## softmax_4
module softmax_4 (
    input wire clk,
    input wire reset,
    input wire start,
    input wire [15:0] in0, in1, in2, in3,     
    output reg [7:0] out0, out1, out2, out3, 
    output reg done
);
    parameter IDLE = 2'd0, EXP = 2'd1, DIVIDE = 2'd2, DONE = 2'd3;
    reg [1:0] state;
    reg [15:0] exp0, exp1, exp2, exp3;
    wire [17:0] sum_exp;
    reg [7:0] result0, result1, result2, result3;
    always @(posedge clk or posedge reset) begin
        if (reset)
            state <= IDLE;
        else begin
            case (state)
                IDLE:    state <= (start) ? EXP : IDLE;
                EXP:     state <= DIVIDE;
                DIVIDE:  state <= DONE;
                DONE:    state <= IDLE;
                default: state <= IDLE;
            endcase
        end
    end
    wire [31:0] x_sq0, x_sq1, x_sq2, x_sq3;
    assign x_sq0 = in0 * in0;
    assign x_sq1 = in1 * in1;
    assign x_sq2 = in2 * in2;
    assign x_sq3 = in3 * in3;
    assign sum_exp = exp0 + exp1 + exp2 + exp3;
    always @(posedge clk) begin
        if (reset) begin
            exp0 <= 0; exp1 <= 0; exp2 <= 0; exp3 <= 0;
            done <= 0;
        end else begin
            case (state)
                EXP: begin
                    exp0 <= 16'd256 + in0 + (x_sq0 >> 9);
                    exp1 <= 16'd256 + in1 + (x_sq1 >> 9);
                    exp2 <= 16'd256 + in2 + (x_sq2 >> 9);
                    exp3 <= 16'd256 + in3 + (x_sq3 >> 9);
                end
                DIVIDE: begin
                    if (sum_exp != 0) begin
                        result0 <= ({8'd0, exp0} * 24'd255) / sum_exp;
                        result1 <= ({8'd0, exp1} * 24'd255) / sum_exp;
                        result2 <= ({8'd0, exp2} * 24'd255) / sum_exp;
                        result3 <= ({8'd0, exp3} * 24'd255) / sum_exp;
                    end else begin
                        result0 <= 0;
                        result1 <= 0;
                        result2 <= 0;
                        result3 <= 0;
                    end
                end
                DONE: begin
                    out0 <= result0;
  ...
Settings: LEC_CHECK=0, CAP_MARGIN=25, CELL_PAD_IN_SITES_GLOBAL_PLACEMENT=1, CORE_ASPECT_RATIO=1.8, CORE_MARGIN=2, CORE_UTILIZATION=58, GPL_TIMING_DRIVEN=1, MAX_ROUTING_LAYER=met4, MIN_ROUTING_LAYER=met1, PLACE_DENSITY_LB_ADDON=0.24, SLEW_MARGIN=5; clock period 73.5 ns.
run.sh (not shown) runs the stock make flow with config.mk's settings and CLKGATE_MAP_FILE=.
Next try:
==> flow/config.mk (replaced) <==
export PLATFORM = sky130hd
export DESIGN_NAME = softmax_4
export DESIGN_NICKNAME = softmax_4
export VERILOG_FILES = /design/flow/design.v
export SDC_FILE = /design/flow/constraint.sdc
export NUM_CORES = 4
export LEC_CHECK = 0
export CAP_MARGIN = 20
export CORE_MARGIN = 2
export CORE_UTILIZATION = 66
export SLEW_MARGIN = 20
==> flow/constraint.sdc (replaced) <==
create_clock -name core_clock -period 19.9 [get_ports {clk}]
set_input_delay 3.9800 -clock core_clock [delete_from_list [all_inputs] [get_ports {clk}]]
set_output_delay 3.9800 -clock core_clock [all_outputs]
set_load 0.01 [all_outputs]
=>
- With this change the flow did not get past global routing (5_1_grt), error GRT-0116
- synthesized area does not change
- die size went down by 12%
- synthesized cell count stays the same
Next try:
--- a/flow/config.mk
+++ b/flow/config.mk
@@ -10 +10 @@
-export CORE_UTILIZATION = 66
+export CORE_UTILIZATION = 40
==> flow/constraint.sdc (replaced) <==
create_clock -name core_clock -period 60.0 [get_ports {clk}]
set_input_delay 12.0000 -clock core_clock [delete_from_list [all_inputs] [get_ports {clk}]]
set_output_delay 12.0000 -clock core_clock [all_outputs]
set_load 0.01 [all_outputs]
What happened: This time the run finished with timing, DRC and antenna clean; synthesized cell count is unchanged; synthesized area does not change; die size goes up by well over a third.
Next try:
--- a/flow/config.mk
+++ b/flow/config.mk
@@ -8,4 +8,7 @@
-export CAP_MARGIN = 20
-export CORE_MARGIN = 2
-export CORE_UTILIZATION = 40
-export SLEW_MARGIN = 20
+export CAP_MARGIN = 40
+export CORE_MARGIN = 10
+export CORE_UTILIZATION = 66
+export CTS_CLUSTER_DIAMETER = 372
+export CTS_CLUSTER_SIZE = 98
+export SLEW_MARGIN = 5
+export TNS_END_PERCENT = 20
Setup slack gets worse by 0.79 ns.
Wire length rose by about 1.4%.
Non-clock buffer count is higher by 46.

---

Starting RTL as in the previous note.
## softmax_4
module softmax_4 (
    input wire clk,
    input wire reset,
    input wire start,
    input wire [15:0] in0, in1, in2, in3,     
    output reg [7:0] out0, out1, out2, out3, 
    output reg done
);
export LEC_CHECK = 0
export CAP_MARGIN = 20
export CORE_MARGIN = 2
export CORE_UTILIZATION = 40
export CTS_CLUSTER_DIAMETER = 372
export CTS_CLUSTER_SIZE = 98
export SLEW_MARGIN = 5
export TNS_END_PERCENT = 20
create_clock -name core_clock -period 60.0 [get_ports {clk}]
The starting point produced a clean layout.
Then changed:
Settings changed: CORE_UTILIZATION 40 to 63, CTS_CLUSTER_DIAMETER 372 to default, CTS_CLUSTER_SIZE 98 to default, SLEW_MARGIN 5 to 20, TNS_END_PERCENT 20 to default.
Clock period 60.0 ns to 46.3 ns, I/O delays scaled along.
Outcome: Now the flow aborted during global routing, error GRT-0232. Area after synthesis is unchanged. Die size went down by about 36%. Synthesized cell count does not change.

---

## try-sierra
softmax_4 again, from the RTL that the note above started with.
make LEC_CHECK=0 ABC_AREA=1 CAP_MARGIN=20 CORE_MARGIN=2 CORE_UTILIZATION=72 CTS_CLUSTER_DIAMETER=351 CTS_CLUSTER_SIZE=98 PLACE_DENSITY=0.42 SLEW_MARGIN=20 finish   # period 56.0 ns
Run status, try-sierra: aborted in global routing, error GRT-0232
Modified inputs, try-harbor compared to try-sierra
# try-sierra
export LEC_CHECK = 0
export ABC_AREA = 1
export CAP_MARGIN = 20
export CORE_MARGIN = 2
export CORE_UTILIZATION = 72
export CTS_CLUSTER_DIAMETER = 351
export CTS_CLUSTER_SIZE = 98
export PLACE_DENSITY = 0.42
export SLEW_MARGIN = 20
create_clock -name core_clock -period 56.0 [get_ports {clk}]
# try-harbor
export LEC_CHECK = 0
export ABC_AREA = 1
export CAP_MARGIN = 20
export CORE_MARGIN = 2
export CORE_UTILIZATION = 59
export SLEW_MARGIN = 20
create_clock -name core_clock -period 45.8 [get_ports {clk}]
[summary]
try-harbor did not finish; the tool stopped in global routing with error GRT-0116. try-harbor vs. try-sierra: core area went up by about 23%. Per the comparison of try-harbor with try-sierra, overall chip area went up, global placement routability congestion went down about 5%.
For try-delta, these inputs were changed with respect to try-harbor:
# try-harbor
export LEC_CHECK = 0
export ABC_AREA = 1
export CAP_MARGIN = 20
export CORE_MARGIN = 2
export CORE_UTILIZATION = 59
export SLEW_MARGIN = 20
create_clock -name core_clock -period 45.8 [get_ports {clk}]
# try-delta
export LEC_CHECK = 0
export CAP_MARGIN = 20
export CORE_MARGIN = 2
export CORE_UTILIZATION = 58
export SLEW_MARGIN = 20
create_clock -name core_clock -period 56.0 [get_ports {clk}]
[summary]
The flow did not stop early for try-delta: all stages ran, and the layout cleared the timing, design-rule and antenna checks. Multiplexer share of the synthesized area delta for try-delta relative to try-harbor: 5.3 points higher. Re post-synthesis chip area from yosys: try-harbor was higher than try-delta. Max complex-gate fraction of the synthesized area across try-harbor and try-delta: try-delta. try-delta — post-synthesis share of cell area spent on and, or, nand and nor gates 4.3 points lower, try-harbor as reference. In try-delta the post-detailed-placement cell area turned out 14% lower than in try-harbor. In try-delta, number of library cell types mapped by synthesis is higher than in try-harbor. Overall die width of try-harbor is on par with try-delta.
--- input diff try-delta..try-indigo ---
# try-delta
export LEC_CHECK = 0
export CAP_MARGIN = 20
export CORE_MARGIN = 2
export CORE_UTILIZATION = 58
export SLEW_MARGIN = 20
create_clock -name core_clock -period 56.0 [get_ports {clk}]
# try-indigo
export LEC_CHECK = 0
export CAP_MARGIN = 20
export CORE_MARGIN = 2
export CORE_UTILIZATION = 40
export SETUP_SLACK_MARGIN = 5.0
export SLEW_MARGIN = 20
create_clock -name core_clock -period 57.9 [get_ports {clk}]
==> comparison <==
Against try-delta, try-indigo reports a global-route usage that is lower.
Where routed wire length is concerned, try-delta is outperformed by try-indigo.
try-delta has higher area growth from synthesis to layout than try-indigo.
try-indigo vs. try-delta: design area shrank by 2.3%; worst hold-check slack held steady.
The number of vias after detailed routing in try-delta is 1.07 times that in try-indigo.
Global-route wire length before repair sits lower in try-indigo than in try-delta.
try-indigo vs try-delta — maximum operating frequency dropped slightly
NOTE overall chip area try-delta->try-indigo increased by more than a quarter
The setup slack of try-indigo is larger than that of try-delta.
In the tables for try-indigo and try-delta, non-clock buffer count reads lower with try-indigo.

---

run 1:
softmax_4 again, from the RTL that the note above started with.
Settings: LEC_CHECK=0, ABC_AREA=0, CAP_MARGIN=30, CELL_PAD_IN_SITES_DETAIL_PLACEMENT=2, CELL_PAD_IN_SITES_GLOBAL_PLACEMENT=1, CORE_ASPECT_RATIO=1.41, CORE_MARGIN=2, CORE_UTILIZATION=40, CTS_CLUSTER_DIAMETER=390, CTS_CLUSTER_SIZE=61, GPL_ROUTABILITY_DRIVEN=0, MAX_ROUTING_LAYER=met5, MIN_ROUTING_LAYER=met2, PLACE_DENSITY_LB_ADDON=0.28, SETUP_SLACK_MARGIN=0.95, SLEW_MARGIN=0, TNS_END_PERCENT=35; clock period 49.7 ns.
Stage in which a tool error killed run 1: detailed placement.
[inputs] run 2 vs run 1
# run 1
export LEC_CHECK = 0
export ABC_AREA = 0
export CAP_MARGIN = 30
export CELL_PAD_IN_SITES_DETAIL_PLACEMENT = 2
export CELL_PAD_IN_SITES_GLOBAL_PLACEMENT = 1
export CORE_ASPECT_RATIO = 1.41
export CORE_MARGIN = 2
export CORE_UTILIZATION = 40
export CTS_CLUSTER_DIAMETER = 390
export CTS_CLUSTER_SIZE = 61
export GPL_ROUTABILITY_DRIVEN = 0
export MAX_ROUTING_LAYER = met5
export MIN_ROUTING_LAYER = met2
export PLACE_DENSITY_LB_ADDON = 0.28
export SETUP_SLACK_MARGIN = 0.95
export SLEW_MARGIN = 0
export TNS_END_PERCENT = 35
create_clock -name core_clock -period 49.7 [get_ports {clk}]
# run 2
export LEC_CHECK = 0
export CAP_MARGIN = 20
export CORE_MARGIN = 2
export CORE_UTILIZATION = 70
export SLEW_MARGIN = 20
create_clock -name core_clock -period 46.3 [get_ports {clk}]
--- outcome ---
Run 2: it failed during clock tree synthesis, and the tool reported DPL-0033.
Post-synthesis instance total came out exactly the same in run 1 and run 2.
Taking run 1 as the reference, in run 2 count of different cell masters after synthesis saw little to no change, mapped cell area saw little to no change, vertical die dimension saw a decrease.
Run 2 — share of the core filled by cells before placement 30 points higher, run 1 as reference
Diff run 1 -> run 2 | horizontal die dimension | decrease of 43 microns
Diff run 1..run 2 | number of primary I/O pins | unchanged
Run 2: number of rows in the core area 79 below run 1
From run 2 to run 1, share of the synthesized netlist area taken by xor and xnor gates did not move at all.
On placeable core region, run 1 loses to run 2.
Between run 2 and run 1, it is run 2 whose die size is lower, by 110000 sq um.
Input changes introduced in run 3 (baseline for comparison: run 2):
# run 2
export LEC_CHECK = 0
export CAP_MARGIN = 20
export CORE_MARGIN = 2
export CORE_UTILIZATION = 70
export SLEW_MARGIN = 20
create_clock -name core_clock -period 46.3 [get_ports {clk}]
# run 3
export LEC_CHECK = 0
export CAP_MARGIN = 20
export CORE_MARGIN = 2
export CORE_UTILIZATION = 70
export CTS_CLUSTER_DIAMETER = 205
export CTS_CLUSTER_SIZE = 33
export SETUP_SLACK_MARGIN = -1.74
export SLEW_MARGIN = 20
create_clock -name core_clock -period 17.0 [get_ports {clk}]
The flow ended early for run 3: it failed with a tool error in global routing. For total of buffers placed on input and output ports, run 2 and run 3 come out practically identical. Reported for run 3 and run 2, sequential cell area fraction in the yosys report turned out identical to the last digit. Number of placed I/O pins: run 3 vs run 2 identical. Re cell count after synthesis: no difference whatsoever between run 2 and run 3. As far as aoi/oai-family share of the synthesized area goes, run 2 and run 3 are indistinguishable; the numbers are identical. As far as total die size goes, run 3 and run 2 are indistinguishable; the numbers are identical. The placer's final routability congestion estimate of run 3 exceeds that of run 2 by about 0.4%. As far as area of the placeable core goes, run 3 and run 2 are indistinguishable; the numbers are identical. NOTE placed instance count run 2->run 3 increased slightly.

---

## alpha
Starting RTL as in the previous note.
export LEC_CHECK = 0
export CAP_MARGIN = 20
export CORE_MARGIN = 2
export CORE_UTILIZATION = 70
export CTS_CLUSTER_DIAMETER = 205
export CTS_CLUSTER_SIZE = 33
export SLEW_MARGIN = 20
create_clock -name core_clock -period 19.9 [get_ports {clk}]
alpha: DPL-0033 in clock tree synthesis -> run aborted
diff inputs: alpha => beta
--- a/flow/config.mk
+++ b/flow/config.mk
@@ -10,3 +10 @@
-export CORE_UTILIZATION = 70
-export CTS_CLUSTER_DIAMETER = 205
-export CTS_CLUSTER_SIZE = 33
+export CORE_UTILIZATION = 57
==> flow/constraint.sdc <==
create_clock -name core_clock -period 49.1 [get_ports {clk}]
set_input_delay 9.8200 -clock core_clock [delete_from_list [all_inputs] [get_ports {clk}]]
set_output_delay 9.8200 -clock core_clock [all_outputs]
set_load 0.01 [all_outputs]
### Flow results
- [compare] base=alpha new=beta: die height shows an increase of 41 µm, number of rows created at floorplan moved up, core box area increased about 23%, half-perimeter wire length after placement has decreased.
- In beta the implementation completed, yet the final layout does not meet the checks, the culprit being negative setup slack.
The following lists how gamma was set up differently from beta:
--- a/flow/config.mk
+++ b/flow/config.mk
@@ -10 +10 @@
-export CORE_UTILIZATION = 57
+export CORE_UTILIZATION = 52
==> flow/constraint.sdc <==
create_clock -name core_clock -period 55.4 [get_ports {clk}]
set_input_delay 11.0800 -clock core_clock [delete_from_list [all_inputs] [get_ports {clk}]]
set_output_delay 11.0800 -clock core_clock [all_outputs]
set_load 0.01 [all_outputs]
Results
- Total power: gamma below beta
- gamma: full flow OK, the timing, design-rule and antenna checks passed
- Sort gamma and beta by routed wire length, descending, and beta comes first.
- Final cell count in gamma is 1,684 lower than in beta
- Via count of the routed design in gamma is about 10% lower than in beta
- result3[0] as the end point of the critical path was reported by beta, and result0[0] by gamma.
What delta does differently from gamma at the input level:
--- a/flow/config.mk
+++ b/flow/config.mk
@@ -7,0 +8 @@
+export ABC_AREA = 1
@@ -10 +11,4 @@
-export CORE_UTILIZATION = 52
+export CORE_UTILIZATION = 72
+export CTS_CLUSTER_DIAMETER = 303
+export CTS_CLUSTER_SIZE = 99
+export PLACE_DENSITY = 0.39
## What came out
- delta did not run to completion, as it errored out during global routing.
- Delta (delta minus gamma): distinct cell type count of the synthesized netlist has decreased; synthesized cell count has increased; die area has decreased; total setup buffers inserted after CTS has increased.
- Comparing gamma and delta, the lower final estimated routing congestion in global placement was measured on gamma.
- Against gamma, delta reports a die extent in x that is lower.
Relative to delta, the following input files were edited for epsilon:
--- a/flow/config.mk
+++ b/flow/config.mk
@@ -12,3 +12,3 @@
-export CTS_CLUSTER_DIAMETER = 303
-export CTS_CLUSTER_SIZE = 99
-export PLACE_DENSITY = 0.39
+export CTS_CLUSTER_DIAMETER = 238
+export CTS_CLUSTER_SIZE = 100
+export PLACE_DENSITY = 0.4
==> flow/constraint.sdc <==
create_clock -name core_clock -period 27.5 [get_ports {clk}]
set_input_delay 5.5000 -clock core_clock [delete_from_list [all_inputs] [get_ports {clk}]]
set_output_delay 5.5000 -clock core_clock [all_outputs]
set_load 0.01 [all_outputs]
==> results <==
Of epsilon and delta, not a single run came through the flow clean.
FAIL epsilon @ detailed placement: tool exited with error
global routing: delta exited with error
Taking delta as the reference, in epsilon number of cell instances after yosys synthesis roughly the same, fraction of the mapped netlist area in compound gates flat, simple-gate share of the synthesized area barely changed, global placer's final weighted congestion barely changed.
From delta to epsilon, number of storage elements in the synthesis netlist did not move at all.
epsilon against delta: core box area has remained practically unchanged; area after synthesis has remained practically unchanged; count of input and output buffers has remained practically unchanged.
From delta to epsilon, average size of a mapped cell did not move at all.
No activity file was given, so power comes from the tool's default toggle rates.
